==> run a: inputs <==
==> flow/design.v <==
module pow_5_pipe
(
    input             clock,
    input      [17:0] n,
    output reg [17:0] n_pow_5
);
    reg [17:0] n_1, n_2, n_3;
    reg [17:0] n_pow_2, n_pow_3, n_pow_4;
    always @(posedge clock)
    begin
        n_1 <= n;
        n_2 <= n_1;
        n_3 <= n_2;
        n_pow_2 <= n * n;
        n_pow_3 <= n_pow_2 * n_1;
        n_pow_4 <= n_pow_3 * n_2;
        n_pow_5 <= n_pow_4 * n_3;
    end
endmodule
==> flow/run.sh <==
#!/bin/bash
# the make line also repeats each setting of config.mk as NAME=value (left out here)
make -C /OpenROAD-flow-scripts/flow DESIGN_CONFIG=/design/flow/config.mk WORK_HOME=/design/flow/orfs CLKGATE_MAP_FILE= finish
==> flow/config.mk <==
export PLATFORM = sky130hd
export DESIGN_NAME = pow_5_pipe
export DESIGN_NICKNAME = pow_5_pipe
export VERILOG_FILES = /design/flow/design.v
export SDC_FILE = /design/flow/constraint.sdc
export NUM_CORES = 4
export LEC_CHECK = 0
export CAP_MARGIN = 20
export CELL_PAD_IN_SITES_GLOBAL_PLACEMENT = 3
export CORE_ASPECT_RATIO = 1.93
export CORE_MARGIN = 8
export CORE_UTILIZATION = 40
export CTS_CLUSTER_DIAMETER = 288
export CTS_CLUSTER_SIZE = 68
export GPL_ROUTABILITY_DRIVEN = 1
export GPL_TIMING_DRIVEN = 0
export PLACE_DENSITY_LB_ADDON = 0.09
export SETUP_SLACK_MARGIN = 0.51
export SLEW_MARGIN = 5
==> flow/constraint.sdc <==
create_clock -name core_clock -period 5.56 [get_ports {clock}]
set_input_delay 1.1120 -clock core_clock [delete_from_list [all_inputs] [get_ports {clock}]]
set_output_delay 1.1120 -clock core_clock [all_outputs]
set_load 0.01 [all_outputs]
==> inputs of run b, as changes to run a <==
==> flow/config.mk (replaced) <==
export PLATFORM = sky130hd
export DESIGN_NAME = pow_5_pipe
export DESIGN_NICKNAME = pow_5_pipe
export VERILOG_FILES = /design/flow/design.v
export SDC_FILE = /design/flow/constraint.sdc
export NUM_CORES = 4
export LEC_CHECK = 0
export CAP_MARGIN = 20
export CORE_MARGIN = 2
export CORE_UTILIZATION = 72
export CTS_CLUSTER_DIAMETER = 85
export PLACE_DENSITY_LB_ADDON = 0.26
export SLEW_MARGIN = 20
==> flow/constraint.sdc (replaced) <==
create_clock -name core_clock -period 4.8 [get_ports {clock}]
set_input_delay 0.9600 -clock core_clock [delete_from_list [all_inputs] [get_ports {clock}]]
set_output_delay 0.9600 -clock core_clock [all_outputs]
set_load 0.01 [all_outputs]
==> inputs of run c, as changes to run a <==
==> flow/config.mk (replaced) <==
export PLATFORM = sky130hd
export DESIGN_NAME = pow_5_pipe
export DESIGN_NICKNAME = pow_5_pipe
export VERILOG_FILES = /design/flow/design.v
export SDC_FILE = /design/flow/constraint.sdc
export NUM_CORES = 4
export LEC_CHECK = 0
export CAP_MARGIN = 20
export CORE_MARGIN = 2
export CORE_UTILIZATION = 40
export SLEW_MARGIN = 20
==> flow/constraint.sdc (replaced) <==
create_clock -name core_clock -period 6.23 [get_ports {clock}]
set_input_delay 1.2460 -clock core_clock [delete_from_list [all_inputs] [get_ports {clock}]]
set_output_delay 1.2460 -clock core_clock [all_outputs]
set_load 0.01 [all_outputs]
==> comparison <==
- Run a went through all stages and came out clean. Run b finished but failed the layout checks on setup timing. Run c finished clean.
- Against run c, the worst setup slack of run b is lower by 0.79 ns.
- In synthesized area, run c and run b do not differ.
- In run a the count of clock-buffer cells in the layout is higher than in run c, by 1.
- Of run a and run b, run a has the higher die area (gap about 100%, measured against run b).
- The lowest first-iteration DRC count belongs to run a, the highest to run b.
- The highest core utilization belongs to run b, the lowest to run c.
- In run b the via count is higher than in run a, by about 22%.
- Critical path depth: run b > run a > run c.
==> figures <==
quantity                                                                            run c                    run a                     run b
Status                                                            complete, no violations  complete, no violations  finished with violations
Reasons for failing layout checks                                                       -                        -              setup timing
Cells on worst reg2reg path                                                            14                       19                        18
Hold wc startpoint                                                                n_1[16]                   n_2[8]                   n_2[17]
Met3 demand-to-capacity share in global routing                                   0.02578                  0.01701                   0.07424
Transition time of the tightest slew-check pin                                  0.8875 ns                0.5680 ns                 0.6483 ns
Maximum number of pins on one net before global-route repair                           23                       17                        18
Antenna violations before repair                                                        2                        0                         4
Worst hold slack across all endpoints                                           0.3490 ns                0.3441 ns                 0.3752 ns
Non-clock buffer area fraction after layout                                       0.03532                  0.07044                    0.1056
Number of fill cells in the layout                                                   5019                     5168                      1039
MI comb area                                                                    16160 µm²                17000 µm²                 17280 µm²
Met3 Wirelength                                                                   1635 µm                  1028 µm                   6488 µm
Global routing usage on met1                                                       0.2265                   0.1997                    0.4252
Floorplan row count                                                                    84                      117                        62
Half-perimeter wire length after placement                                       37990 µm                 52460 µm                  43260 µm
Cell type with the highest occurrence count on the critical path    sky130_fd_sc_hd__fa_1    sky130_fd_sc_hd__fa_1                         -
Die outline area                                                                54730 µm²                60880 µm²                 30760 µm²
Area inside the core boundary                                                   52450 µm²                52550 µm²                 28780 µm²


==> inputs of 04-08 <==
// pow_5_pipe: RTL as listed in full above, without the edits since
clock: 3.89 ns
lec_check: 0
abc_area: 1
cap_margin: 20
core_margin: 2
core_utilization: 72
place_density_lb_addon: 0.08
setup_slack_margin: -0.37
slew_margin: 20
tns_end_percent: 5
run.sh (not shown) runs the stock make flow with config.mk's settings and CLKGATE_MAP_FILE=.
==> 11-20: changes against 04-08 <==
--- a/flow/config.mk
+++ b/flow/config.mk
@@ -9,7 +9,6 @@
 export CAP_MARGIN = 20
+export CORE_ASPECT_RATIO = 1.43
 export CORE_MARGIN = 2
 export CORE_UTILIZATION = 72
-export PLACE_DENSITY_LB_ADDON = 0.08
-export SETUP_SLACK_MARGIN = -0.37
+export CTS_CLUSTER_SIZE = 10
 export SLEW_MARGIN = 20
-export TNS_END_PERCENT = 5
==> flow/constraint.sdc (replaced) <==
create_clock -name core_clock -period 4.27 [get_ports {clock}]
set_input_delay 0.8540 -clock core_clock [delete_from_list [all_inputs] [get_ports {clock}]]
set_output_delay 0.8540 -clock core_clock [all_outputs]
set_load 0.01 [all_outputs]
==> summary of the runs <==
- 11-20 never finished: it broke off in 5_1_grt, error GRT-0232. 04-08 produced a layout that fails on negative setup slack.
- Die area is about the same in 11-20 and 04-08.
- In synthesized area, 04-08 and 11-20 do not differ.
- In synthesized cell count, 11-20 and 04-08 do not differ.
==> figures <==
| item | 11-20 | 04-08 |
|---|---|---|
| Fraction of synthesized area in multiplexers | 0% | 0% |
| Global placer's final weighted congestion | 0.9340 | 0.9236 |
| Outcome | stopped before the end | failed layout checks |
| Last stage reached | 5_1_grt | - |
| Reasons for failing layout checks | - | negative setup slack |
| Number of unique standard cell types used by synthesis | 38 | 38 |
| Area of the die | 0.03296 sq mm | 0.03293 sq mm |
| Floorplan die height | 216.2 um | 181.5 um |
| Buffers on Ports | 36 | 36 |
| Yosys adder share | 48.40% | 48.40% |
| Post-placement setup slack | -1.574 ns | -2.021 ns |
| Area fraction in xor and xnor cells | 3.669% | 3.669% |
| Most used flip-flop cell | dfxtp_1 | dfxtp_1 |
| Placement Rows | 77 | 64 |
| Post-placement cell area | 0.02626 sq mm | 0.02578 sq mm |
| Number of buffers added for setup after CTS | 56 | 13 |
| Placed wire-length estimate | 48700 um | 46380 um |
| Number of gates given a new drive strength after cts | 439 | 249 |
| Floorplan core area | 0.03093 sq mm | 0.03083 sq mm |
| Pre-Place Util | 73.33% | 73.56% |
| Horizontal die size | 152.4 um | 181.5 um |
| Placed insts | 3644 | 3655 |
